## pwmblink
module pwmblink(
    input  logic clk,
    input  logic rst,
    output logic RGB_R,
    output logic RGB_B,
    output logic RGB_G
);
Size in the first run: about 2,300 cells after synthesis, about 49 flip-flops.
Settings: LEC_CHECK=0, CAP_MARGIN=20, CELL_PAD_IN_SITES_DETAIL_PLACEMENT=0, CORE_ASPECT_RATIO=0.85, CORE_MARGIN=2, CORE_UTILIZATION=69, GPL_TIMING_DRIVEN=1, MIN_ROUTING_LAYER=met1, SETUP_SLACK_MARGIN=4.48, SLEW_MARGIN=20; clock period 17.6 ns.
run.sh (not shown) runs the stock make flow with config.mk's settings and CLKGATE_MAP_FILE=.
Change:
- CELL_PAD_IN_SITES_DETAIL_PLACEMENT: 0 -> default
- CORE_ASPECT_RATIO: 0.85 -> default
- CORE_UTILIZATION: 69 -> 68
- GPL_TIMING_DRIVEN: 1 -> default
- MIN_ROUTING_LAYER: met1 -> default
- SETUP_SLACK_MARGIN: 4.48 -> default
- clock period: 17.6 -> 24.2 ns (I/O delays scaled with it)
The new run finished clean.
Register-to-register slack gains 6.7 ns.
Utilization decreases by 12 points.
Die area increases slightly.
Non-clock buffer count decreases by 154.
Hold slack gains 0.0040 ns.
Area after synthesis does not change.
Change:
- CORE_UTILIZATION: 68 -> 40
- clock period: 24.2 -> 40.0 ns (I/O delays scaled with it)
The changed run ran to the end with no violations.
Non-clock buffer count is higher by 7.
Die size goes up by 68%.
Count of clock-buffer cells in the layout drops by 1.
Hold slack gets worse by 0.0038 ns.
Worst setup slack gains 13 ns.
Final cell count came out higher by 10%.
Global-route usage came out lower by 15 points.
Cell area went up by 1.9%.
Via count falls by about 1.7%.
Wire length goes up by 4.8%.
Change:
- ABC_AREA: default -> 1
- CAP_MARGIN: 20 -> 5
- CELL_PAD_IN_SITES_GLOBAL_PLACEMENT: default -> 2
- CORE_MARGIN: 2 -> 7
- CTS_CLUSTER_DIAMETER: default -> 373
- CTS_CLUSTER_SIZE: default -> 98
- PLACE_DENSITY_LB_ADDON: default -> 0.06
- SETUP_SLACK_MARGIN: default -> -1.91
- TNS_END_PERCENT: default -> 20
Global-route usage went down by 2.3 points.
Fmax came out higher by roughly a tenth.
Clock-buffer cell count rises by 1.
Area after synthesis stays flat.
Via count went down slightly.
Cell area went down slightly.
Cell count is higher by roughly a tenth.
Power is lower by a few percent.
Sequential power stays flat.
Change:
- CELL_PAD_IN_SITES_GLOBAL_PLACEMENT: 2 -> default
- CORE_MARGIN: 7 -> 2
- CTS_CLUSTER_DIAMETER: 373 -> 368
- CTS_CLUSTER_SIZE: 98 -> 100
- PLACE_DENSITY_LB_ADDON: 0.06 -> default
- TNS_END_PERCENT: 20 -> default
Effect: The new run finished with timing, DRC and antenna clean. Critical path depth came out higher by 2. Area after synthesis stays the same. Routed wire length fell by 8.8%. Core utilization is about the same. Setup slack gets worse by 0.0062 ns. Die area drops by 8.6%. Clock skew shrinks by 0.0058 ns.

========
== juniper ==
Starting RTL as in the previous note.
==> flow/config.mk <==
export PLATFORM = sky130hd
export DESIGN_NAME = pwmblink
export DESIGN_NICKNAME = pwmblink
export VERILOG_FILES = /design/flow/design.v
export SDC_FILE = /design/flow/constraint.sdc
export NUM_CORES = 4
export LEC_CHECK = 0
export CAP_MARGIN = 25
export CELL_PAD_IN_SITES_DETAIL_PLACEMENT = 0
export CELL_PAD_IN_SITES_GLOBAL_PLACEMENT = 1
export CORE_ASPECT_RATIO = 1.01
export CORE_MARGIN = 8
export CORE_UTILIZATION = 40
export CTS_CLUSTER_DIAMETER = 269
export CTS_CLUSTER_SIZE = 55
export GPL_TIMING_DRIVEN = 1
export MAX_ROUTING_LAYER = met4
export MIN_ROUTING_LAYER = met2
export PLACE_DENSITY_LB_ADDON = 0.05
export SETUP_SLACK_MARGIN = 3.97
export SLEW_MARGIN = 20
export TNS_END_PERCENT = 15
==> flow/constraint.sdc <==
create_clock -name core_clock -period 36.2 [get_ports {clk}]
set_input_delay 7.2400 -clock core_clock [delete_from_list [all_inputs] [get_ports {clk}]]
set_output_delay 7.2400 -clock core_clock [all_outputs]
set_load 0.01 [all_outputs]
## Diff of input files: tundra against juniper
Settings: MAX_ROUTING_LAYER: met4 -> unset; CAP_MARGIN: 25 -> 20; CELL_PAD_IN_SITES_GLOBAL_PLACEMENT: 1 -> unset; CORE_MARGIN: 8 -> 2; CTS_CLUSTER_DIAMETER: 269 -> unset; CELL_PAD_IN_SITES_DETAIL_PLACEMENT: 0 -> unset; GPL_TIMING_DRIVEN: 1 -> unset; TNS_END_PERCENT: 15 -> unset; PLACE_DENSITY_LB_ADDON: 0.05 -> unset; CORE_ASPECT_RATIO: 1.01 -> unset; SETUP_SLACK_MARGIN: 3.97 -> unset; MIN_ROUTING_LAYER: met2 -> unset; CTS_CLUSTER_SIZE: 55 -> unset; the clock period (ns, I/O delays scaled along): 36.2 -> 24.2.
Notes after the runs:
- Per the comparison of tundra with juniper, area of the die decreased by 5400 um2 relative to the old numbers, global routing met1 resource utilization has increased, routed wire length on met2 now sits lower.
- Of tundra and juniper, tundra shows the lower global router's overall resource usage, with juniper above it.
- A cell at the slowest stage of the critical path of sky130_fd_sc_hd__xnor2_1 is what tundra shows, while sky130_fd_sc_hd__o31ai_1 belongs to juniper.
- Sort tundra and juniper by count of inserted antenna diode cells desc -> top: juniper
- Total number of vias: tundra vs juniper down 6460
Setup changes, tundra to fjord
Settings: a change of the clock period (ns, I/O delays scaled along) from 24.2 to 30.2.
## What came out
fjord finished every step from synthesis to the final layout, and the layout passed the timing, DRC and antenna checks.
Compared with tundra, in fjord amount of wire on met3 after detailed routing decreased about 7%; placed cell area neither gained nor lost much; final HPWL from detailed placement down 0.31%; power shows a reduction of about 20%; area of all placed cells without fillers was more or less identical.
fjord vs tundra, total number of vias went up by about 1%.
#### Input delta (harbor over fjord)
Settings: setting CTS_CLUSTER_SIZE to 10 for the first time; changing CORE_UTILIZATION from 40 to 72; setting ABC_AREA to 1 for the first time; setting PLACE_DENSITY to 0.42 for the first time; changing the clock period (ns, I/O delays scaled along) from 30.2 to 34.8.
[summary]
- Sort fjord and harbor by vias per cell desc -> top: harbor
- Relative to fjord, global placer's final weighted congestion increased by 11% in harbor.
- Taking harbor as 1.0, fjord lands at 1.8 on total core area.
- Diff fjord -> harbor | count of nets after finishing | up by more than 10%
- A highest-delay cell along the critical path of sky130_fd_sc_hd__xnor2_1 is what fjord shows, while sky130_fd_sc_hd__dfxtp_1 belongs to harbor.
- Of harbor and fjord, it is harbor that has the higher global router's overall resource usage.
- Combinational share of power: harbor lower than fjord
- Against fjord, first-pass GRT wire length in harbor fell by a few percent.
- Diff fjord -> harbor | part of the cycle the worst path needs | decrease of 13 points
- harbor vs fjord: cell area reported after detailed placement down
- Diff fjord -> harbor: number of buffers other than clock buffers in the final layout fell 13, met3 usage in global routing rose 6.6 points.
Inputs modified between harbor and nickel:
Settings: changing PLACE_DENSITY from 0.42 to 0.38; changing CTS_CLUSTER_SIZE from 10 to 97; setting CTS_CLUSTER_DIAMETER to 382 for the first time; changing the clock period (ns, I/O delays scaled along) from 34.8 to 13.5.
- Every stage of nickel finished as expected; the final checks, on the other hand, flagged setup timing, which means the layout fails.
- nickel vs. harbor: number of antenna-violating nets in the routed design neither gained nor lost much; number of buffers added for setup after CTS picked up an extra 7; part of the power in combinational logic picked up an extra 4.1 points.
- As far as remaining global-route overflow goes, harbor and nickel are indistinguishable; the numbers are identical.
- On setup slack: nickel sits below harbor.
No activity file was given, so power comes from the tool's default toggle rates.
